Design axi_lite_slave, start of the top module:
module axi_lite_slave (
    input  logic        aclk,
    input  logic        aresetn,
    input  logic        awvalid,
    output logic        awready,
    input  logic [31:0] awaddr,
    input  logic        wvalid,
    output logic        wready,
    input  logic [31:0] wdata,
    input  logic [3:0]  wstrb,
    output logic        bvalid,
    input  logic        bready,
    output logic [1:0]  bresp,
    input  logic        arvalid,
    output logic        arready,
    input  logic [31:0] araddr,
    output logic        rvalid,
    input  logic        rready,
    output logic [31:0] rdata,
    output logic [1:0]  rresp
);
==> flow/config.mk <==
export PLATFORM = sky130hd
export DESIGN_NAME = axi_lite_slave
export DESIGN_NICKNAME = axi_lite_slave
export VERILOG_FILES = /design/flow/design.v
export SDC_FILE = /design/flow/constraint.sdc
export NUM_CORES = 4
export LEC_CHECK = 0
export ABC_AREA = 1
export CAP_MARGIN = 20
export CORE_MARGIN = 2
export CORE_UTILIZATION = 50
export HOLD_SLACK_MARGIN = 0.05
export PLACE_DENSITY = 0.6
export SLEW_MARGIN = 20
==> flow/constraint.sdc <==
create_clock -name core_clock -period 1.4 [get_ports {aclk}]
set_input_delay 0.2800 -clock core_clock [delete_from_list [all_inputs] [get_ports {aclk}]]
set_output_delay 0.2800 -clock core_clock [all_outputs]
set_load 0.01 [all_outputs]
run.sh (not shown) runs the stock make flow with config.mk's settings and CLKGATE_MAP_FILE=.
The baseline finished but fails on negative setup slack.
Next try:
Clock period 1.4 ns to 2.47 ns, I/O delays scaled along.
What happened: With this change the flow went through all stages and came out clean. Synthesized cell count stays the same. Clock power went down by 44%. Non-clock buffer count went down by 148. Wire length went down by 10%. Sequential share of layout area went up by 4.3 points. Register-to-register slack improves by 720 ps.

========
exp/violet:
axi_lite_slave again, from the RTL that the note above started with.
clock: 2.47 ns
lec_check: 0
abc_area: 1
cap_margin: 20
core_margin: 2
core_utilization: 35
hold_slack_margin: 0.05
place_density: 0.6
slew_margin: 20
No stage failed in exp/violet, and the final checks on the layout all came back clean.
Setup changes, exp/violet to exp/delta
# exp/violet
export LEC_CHECK = 0
export ABC_AREA = 1
export CAP_MARGIN = 20
export CORE_MARGIN = 2
export CORE_UTILIZATION = 35
export HOLD_SLACK_MARGIN = 0.05
export PLACE_DENSITY = 0.6
export SLEW_MARGIN = 20
create_clock -name core_clock -period 2.47 [get_ports {aclk}]
# exp/delta
export LEC_CHECK = 0
export ABC_AREA = 1
export CAP_MARGIN = 20
export CORE_MARGIN = 2
export CORE_UTILIZATION = 70
export CTS_CLUSTER_DIAMETER = 234
export HOLD_SLACK_MARGIN = 0.05
export PLACE_DENSITY = 0.6
export SETUP_SLACK_MARGIN = -0.09
export SLEW_MARGIN = 20
create_clock -name core_clock -period 1.37 [get_ports {aclk}]
==> comparison <==
- [flow] exp/delta | stages: complete | final checks: fail | reason: setup timing
- exp/violet: all stages complete, timing, DRC and antenna checks passed
- Taking exp/violet as 1.0, exp/delta lands at 0.947 on routed metal-1 wirelength.
- Compared with exp/violet, exp/delta shows a lower cell count.
- Relative to exp/violet, combinational share of power increased by 4.9 points in exp/delta.
Relative to exp/delta, the following input files were edited for exp/indigo:
# exp/delta
export LEC_CHECK = 0
export ABC_AREA = 1
export CAP_MARGIN = 20
export CORE_MARGIN = 2
export CORE_UTILIZATION = 70
export CTS_CLUSTER_DIAMETER = 234
export HOLD_SLACK_MARGIN = 0.05
export PLACE_DENSITY = 0.6
export SETUP_SLACK_MARGIN = -0.09
export SLEW_MARGIN = 20
create_clock -name core_clock -period 1.37 [get_ports {aclk}]
# exp/indigo
export LEC_CHECK = 0
export ABC_AREA = 0
export CAP_MARGIN = 20
export CORE_MARGIN = 2
export CORE_UTILIZATION = 58
export HOLD_SLACK_MARGIN = 0.05
export PLACE_DENSITY = 0.6
export SLEW_MARGIN = 20
create_clock -name core_clock -period 2.46 [get_ports {aclk}]
Results
- The final layout from exp/indigo, which completed every stage, passed the timing, DRC and antenna checks at the end of the flow.
- Taking exp/indigo as 1.0, exp/delta lands at 1.6 on synthesized cell count.
- Summary — sequential power, exp/indigo relative to exp/delta: lower, by 52%.
- Of the two values seen for capturing element of the worst setup path, rdata_reg[30]$_DFFE_PN0P_ was produced by exp/delta and registers[2][6]$_DFFE_PN0P_ by exp/indigo.
- Changes observed in exp/indigo relative to exp/delta: clock buffer count in the final layout increased by 7 relative to the old numbers, total power draw decreased by about 54% relative to the old numbers.
Modified inputs, exp/harbor compared to exp/indigo
# exp/indigo
export LEC_CHECK = 0
export ABC_AREA = 0
export CAP_MARGIN = 20
export CORE_MARGIN = 2
export CORE_UTILIZATION = 58
export HOLD_SLACK_MARGIN = 0.05
export PLACE_DENSITY = 0.6
export SLEW_MARGIN = 20
create_clock -name core_clock -period 2.46 [get_ports {aclk}]
# exp/harbor
export LEC_CHECK = 0
export ABC_AREA = 1
export CAP_MARGIN = 20
export CORE_MARGIN = 2
export CORE_UTILIZATION = 72
export CTS_CLUSTER_DIAMETER = 399
export CTS_CLUSTER_SIZE = 10
export HOLD_SLACK_MARGIN = 0.05
export PLACE_DENSITY = 0.6
export SLEW_MARGIN = 20
export TNS_END_PERCENT = 5
create_clock -name core_clock -period 2.3 [get_ports {aclk}]
Notes after the runs:
Cell count went up by more than a quarter going from exp/indigo to exp/harbor.
| total design power | higher: exp/harbor |
exp/harbor — relative area change from synthesis to final layout 6.5 points lower, exp/indigo as reference
Going from exp/indigo to exp/harbor, the part of the power in combinational logic was found to have gone up by 3.8 points.
exp/harbor | status: complete | timing, DRC, antenna: pass
Summary — pre-CTS worst setup slack, exp/harbor relative to exp/indigo: lower, by 0.10 ns.
The first-pass GRT wire length in exp/harbor sits 3.5% above the value recorded for exp/indigo.
Share of power burned in the clock network in exp/harbor is 6.4 points below exp/indigo.
Higher share of final layout cell area taken by clock buffers and inverters among exp/indigo and exp/harbor: exp/indigo
In the final reports, the cell area of exp/harbor is smaller than that of exp/indigo.
Here is what was changed in the inputs of exp/yarrow compared with exp/harbor.
# exp/harbor
export LEC_CHECK = 0
export ABC_AREA = 1
export CAP_MARGIN = 20
export CORE_MARGIN = 2
export CORE_UTILIZATION = 72
export CTS_CLUSTER_DIAMETER = 399
export CTS_CLUSTER_SIZE = 10
export HOLD_SLACK_MARGIN = 0.05
export PLACE_DENSITY = 0.6
export SLEW_MARGIN = 20
export TNS_END_PERCENT = 5
create_clock -name core_clock -period 2.3 [get_ports {aclk}]
# exp/yarrow
export LEC_CHECK = 0
export ABC_AREA = 1
export CAP_MARGIN = 20
export CORE_MARGIN = 2
export CORE_UTILIZATION = 63
export HOLD_SLACK_MARGIN = 0.05
export PLACE_DENSITY = 0.6
export SLEW_MARGIN = 20
create_clock -name core_clock -period 3.31 [get_ports {aclk}]
[summary]
- Of exp/yarrow and exp/harbor, the run reporting the lower total wire length was exp/yarrow.
- Compared with exp/harbor, exp/yarrow shows a cell-internal power that is about 30% lower.
- Looking at critical path launch point, the araddr[5] result is from exp/yarrow; the arready$_DFFE_PN1P_ one comes from exp/harbor.
- Between exp/yarrow and exp/harbor, global-route usage is higher for exp/harbor, exp/yarrow comes in under that.
- Looking at standard cell with the maximum stage delay on the critical path, the sky130_fd_sc_hd__dfstp_2 result is from exp/harbor; the sky130_fd_sc_hd__nor2_2 one comes from exp/yarrow.
- The higher count of cells along the worst register-to-register path of exp/yarrow and exp/harbor is in exp/harbor.
- Looking only at total power of the final layout, and setting everything else aside, the lower value of exp/yarrow and exp/harbor goes to exp/yarrow.
- Diff exp/harbor -> exp/yarrow | final area | decrease of 590 um2
Power and IR drop assume default switching activity.
